==> inputs of branch zinc <==
Design Convolution2D, start of the top module:
module Convolution2D(clk, rst, en_conv2d, base_result_addr, pix_base_addr, kernel_base_addr,
							in_pix, completed, pix_done, addrA, addrB, out_pix, kernel_weight
							);
clock: 4.77 ns
lec_check: 0
cap_margin: 20
core_margin: 2
core_utilization: 70
cts_cluster_diameter: 28
cts_cluster_size: 37
setup_slack_margin: 1.42
slew_margin: 20
run.sh (not shown) runs the stock make flow with config.mk's settings and CLKGATE_MAP_FILE=.
==> branch harbor: changes against branch zinc <==
Settings changed: CORE_UTILIZATION 70 to 58, CTS_CLUSTER_DIAMETER 28 to unset, CTS_CLUSTER_SIZE 37 to unset, SETUP_SLACK_MARGIN 1.42 to unset.
==> flow/constraint.sdc (replaced) <==
create_clock -name core_clock -period 6.9 [get_ports {clk}]
set_input_delay 1.3800 -clock core_clock [delete_from_list [all_inputs] [get_ports {clk}]]
set_output_delay 1.3800 -clock core_clock [all_outputs]
set_load 0.01 [all_outputs]
==> branch pepper: changes against branch zinc <==
Settings changed: CTS_CLUSTER_DIAMETER 28 to unset, SETUP_SLACK_MARGIN 1.42 to unset.
==> flow/constraint.sdc (replaced) <==
create_clock -name core_clock -period 6.54 [get_ports {clk}]
set_input_delay 1.3080 -clock core_clock [delete_from_list [all_inputs] [get_ports {clk}]]
set_output_delay 1.3080 -clock core_clock [all_outputs]
set_load 0.01 [all_outputs]
==> branch cedar: changes against branch zinc <==
Settings changed: CORE_UTILIZATION 70 to 68, CTS_CLUSTER_DIAMETER 28 to 50, CTS_CLUSTER_SIZE 37 to 24, SETUP_SLACK_MARGIN 1.42 to unset.
==> flow/constraint.sdc (replaced) <==
create_clock -name core_clock -period 4.42 [get_ports {clk}]
set_input_delay 0.8840 -clock core_clock [delete_from_list [all_inputs] [get_ports {clk}]]
set_output_delay 0.8840 -clock core_clock [all_outputs]
set_load 0.01 [all_outputs]
==> results.json <==
{
  "failed_checks": "setup timing",
  "setup_viol": 12,
  "rows": 58,
  "post-place-ws_ps": -898,
  "status": "complete, but fails checks",
  "use_met2_pct": 66.8,
  "fp.dieW_um": 165,
  "worst_slack_ps": -356
}
the above is filed under branch pepper

==> results.json <==
{
  "status": "stopped before the end",
  "haltStage": "global routing (5_1_grt)",
  "firstError": "[ERROR GRT-0232] Routing congestion too high. Check the congestion heatmap in the GUI.",
  "post-place-ws_ps": -2150,
  "use_met2_pct": 90.2,
  "fp.dieW_um": 165
}
the above is filed under branch zinc

==> results.json <==
{
  "failed_checks": "setup timing",
  "status": "complete, but fails checks",
  "fp.dieW_um": 167,
  "worst_slack_ps": -2030,
  "rows": 59,
  "use_met2_pct": 70.7,
  "post-place-ws_ps": -2440,
  "setup_viol": 26
}
the above is filed under branch cedar

==> results.json <==
{
  "fp.dieW_um": 181,
  "ys_sh_mux_pct": 0.510,
  "rows": 64,
  "worst_slack_ps": 123,
  "setup_viol": 0,
  "status": "finished clean",
  "dr.max_layer_used": "met4",
  "yosys-top-cells-area": "fa_1 (33%), dfxtp_1 (13%), ha_1 (8.4%)",
  "use_met2_pct": 47.6
}
the above is filed under branch harbor



==> inputs of xenon <==
==> flow/design.v <==
`timescale 1ns / 1ps
module calculator(rst, clk, en, kernel_weights, in_pix, ack, out_pix, done, write);
	input rst, clk, en, ack;
	input signed [15:0]kernel_weights, in_pix;
	output reg done;
	output reg signed [31:0]out_pix;
	reg signed [31:0]temp;
	reg [4:0]counter;
	output write;
	parameter kernel_size = 3;
	assign write = (counter == (kernel_size*kernel_size)+1);
	always @ (posedge clk) begin
		done <= 0;
		if (rst || en == 0) begin
			counter <= 0;
			temp <= 0;
		end
		else begin
			if (counter < (kernel_size*kernel_size)+2)
				counter <= counter + 1;
			if (counter >= 1 && counter <= (kernel_size*kernel_size))
				temp <= temp + (kernel_weights * in_pix);
			if (counter == (kernel_size*kernel_size)+1) begin
				out_pix <= temp;
				done <= 1;
			end
		end
	end
endmodule
`timescale 1ns / 1ps
module ctrl(clk, en, write, result_addr, base_addrA, base_addrB, addrA, addrB);
	input clk, en, write;
	output reg [13:0]addrA;
	output reg [13:0]addrB;
	input [13:0]base_addrA;
	input [13:0]result_addr;
	input [13:0]base_addrB;
	parameter img_width = 48, kernel_size = 3;
	reg [4:0]count;
	reg [2:0]i;
	always @ (posedge clk)begin
		if(en)begin
			addrA <= addrA + 1;
			addrB <= addrB + 1;
			count <= count + 1;
			if (count >= kernel_size-1) begin
				i <= i+1;
				addrA <= base_addrA + (i+1)*img_width;
				count <= 0;
			end
			if (write)begin
				addrA <= result_addr;
			end
		end
		else begin
			addrA <= base_addrA;
			addrB <= base_addrB;
			count <= 0;
			i <= 0;
		end
	end
endmodule
`timescale 1ns / 1ps
module pixelpointprocessor(rst, en, clk, ack, result_addr, base_addrA, base_addrB, in_pix, kernel_weight, done, addrA, addrB, out_pix);
	input rst, en;
	input clk, ack;
	input [13:0]base_addrA;
	input [13:0]base_addrB;
	input [13:0]result_addr;
	parameter img_width = 48, kernel_size = 3;
	output [13:0] addrA;
	output [13:0] addrB;
	output signed [31:0] out_pix;
	output done;
	wire write;
	input signed [15:0]in_pix, kernel_weight;
	ctrl #(img_width, kernel_size) C1(clk, en, write, result_addr, base_addrA, base_addrB, addrA, addrB);
	calculator #(kernel_size) calc1(rst, clk, en, kernel_weight, in_pix, ack, out_pix, done, write);
endmodule
`timescale 1ns / 1ps
module ctrl_conv2D(rst, en_conv2d, clk, done, base_result_addr, pix_base_addr, kernel_base_addr, pix_addr, kernel_addr, en, ack, result_addr, completed);
	input rst, en_conv2d, clk, done;
	input [13:0]kernel_base_addr;
	input [13:0]pix_base_addr, base_result_addr;
	output reg [13:0]result_addr;
	output reg [13:0]pix_addr;
	output reg [13:0]kernel_addr;
	parameter img_width = 48, kernel_size = 3;
	localparam out_width = img_width - kernel_size + 1;
	output reg en, completed;
	reg busy;
	reg [6:0]col;
	reg [6:0]row;
	output reg ack;
	always @ (posedge clk)begin
		ack <= 0;
		completed <= 0;
		if (rst) begin
			busy <= 0;
			en <= 0;
			pix_addr <= 0;
			kernel_addr <= 0;
			result_addr <= 0;
		end
		else if (!busy) begin
			if (en_conv2d) begin
				busy <= 1;
				pix_addr <= pix_base_addr;
				kernel_addr <= kernel_base_addr;
				result_addr <= base_result_addr;
				col <= 0;
				row <= 0;
			end
		end
		else if (done) begin
			ack <= 1;
			en <= 0;
			result_addr <= result_addr + 1;
			if (col < out_width-1) begin
				col <= col + 1;
				pix_addr <= pix_addr + 1;
			end
			else begin
				col <= 0;
				row <= row + 1;
				pix_addr <= pix_addr + kernel_size;
			end
			if (col == out_width-1 && row == out_width-1) begin
				busy <= 0;
				completed <= 1;
			end
		end
		else if (!en) begin
			en <= 1;
		end
	end
endmodule
`timescale 1ns / 1ps
module Convolution2D(clk, rst, en_conv2d, base_result_addr, pix_base_addr, kernel_base_addr,
							in_pix, completed, pix_done, addrA, addrB, out_pix, kernel_weight
							);
	input signed[15:0]in_pix, kernel_weight;
	input clk, rst, en_conv2d;
	input [13:0]kernel_base_addr;
	input [13:0]pix_base_addr;
	input [13:0]base_result_addr;
	parameter img_width = 48, kernel_size = 3;
	output completed, pix_done;
	output signed[31:0] out_pix;
	output [13:0]addrA, addrB;
	wire en, ack;
	wire [13:0]pix_addr;
	wire [13:0]kernel_addr;
	wire [13:0]result_addr;
	ctrl_conv2D #(img_width, kernel_size) C2(rst, en_conv2d, clk, pix_done, base_result_addr, pix_base_addr, kernel_base_addr, pix_addr, kernel_addr, en, ack, result_addr, completed);	
	pixelpointprocessor #(img_width, kernel_size) P1(rst, en, clk, ack, result_addr, pix_addr, kernel_addr, in_pix, kernel_weight, pix_done, addrA, addrB, out_pix);
endmodule
==> flow/run.sh <==
#!/bin/bash
# the make line also repeats each setting of config.mk as NAME=value (left out here)
make -C /OpenROAD-flow-scripts/flow DESIGN_CONFIG=/design/flow/config.mk WORK_HOME=/design/flow/orfs CLKGATE_MAP_FILE= finish
==> flow/config.mk <==
export PLATFORM = sky130hd
export DESIGN_NAME = Convolution2D
export DESIGN_NICKNAME = Convolution2D
export VERILOG_FILES = /design/flow/design.v
export SDC_FILE = /design/flow/constraint.sdc
export NUM_CORES = 4
export LEC_CHECK = 0
export CAP_MARGIN = 20
export CORE_MARGIN = 2
export CORE_UTILIZATION = 70
export CTS_CLUSTER_SIZE = 37
export HOLD_SLACK_MARGIN = -0.09
export SETUP_SLACK_MARGIN = 1.73
export SLEW_MARGIN = 20
==> flow/constraint.sdc <==
create_clock -name core_clock -period 6.54 [get_ports {clk}]
set_input_delay 1.3080 -clock core_clock [delete_from_list [all_inputs] [get_ports {clk}]]
set_output_delay 1.3080 -clock core_clock [all_outputs]
set_load 0.01 [all_outputs]
==> indigo: changes against xenon <==
--- a/flow/config.mk
+++ b/flow/config.mk
@@ -8,7 +8,5 @@
 export CAP_MARGIN = 20
 export CORE_MARGIN = 2
-export CORE_UTILIZATION = 70
+export CORE_UTILIZATION = 68
 export CTS_CLUSTER_SIZE = 37
-export HOLD_SLACK_MARGIN = -0.09
-export SETUP_SLACK_MARGIN = 1.73
 export SLEW_MARGIN = 20
==> flow/constraint.sdc (replaced) <==
create_clock -name core_clock -period 5.88 [get_ports {clk}]
set_input_delay 1.1760 -clock core_clock [delete_from_list [all_inputs] [get_ports {clk}]]
set_output_delay 1.1760 -clock core_clock [all_outputs]
set_load 0.01 [all_outputs]
==> notes.md <==
yosys + openroad results -> post-route setup slack=-728.9 ps, DRC violation total after the first TritonRoute iteration=~1800, final count of negative-setup-slack endpoints=20, end point of the critical path=P1.calc1.temp[31], result of the run=failed layout checks, n_taps=335, failing layout criteria=setup timing, instance area after placement=~21000 µm²
-- figures above: indigo

==> notes.md <==
yosys + openroad results -> DRC violation total after the first TritonRoute iteration=3170, post-route setup slack=-1327 ps, instance area after placement=21190 µm², post-CTS setup buffer count=66, result of the run=failed layout checks, final count of negative-setup-slack endpoints=21, count of clock buffers in the final design=17, n_taps=330, failing layout criteria=setup timing, Post-synth area hogs=sky130_fd_sc_hd__fa_1 33%, sky130_fd_sc_hd__dfxtp_1 13%, sky130_fd_sc_hd__ha_1 8.4%, Hold Buf Count CTS=0
-- figures above: xenon

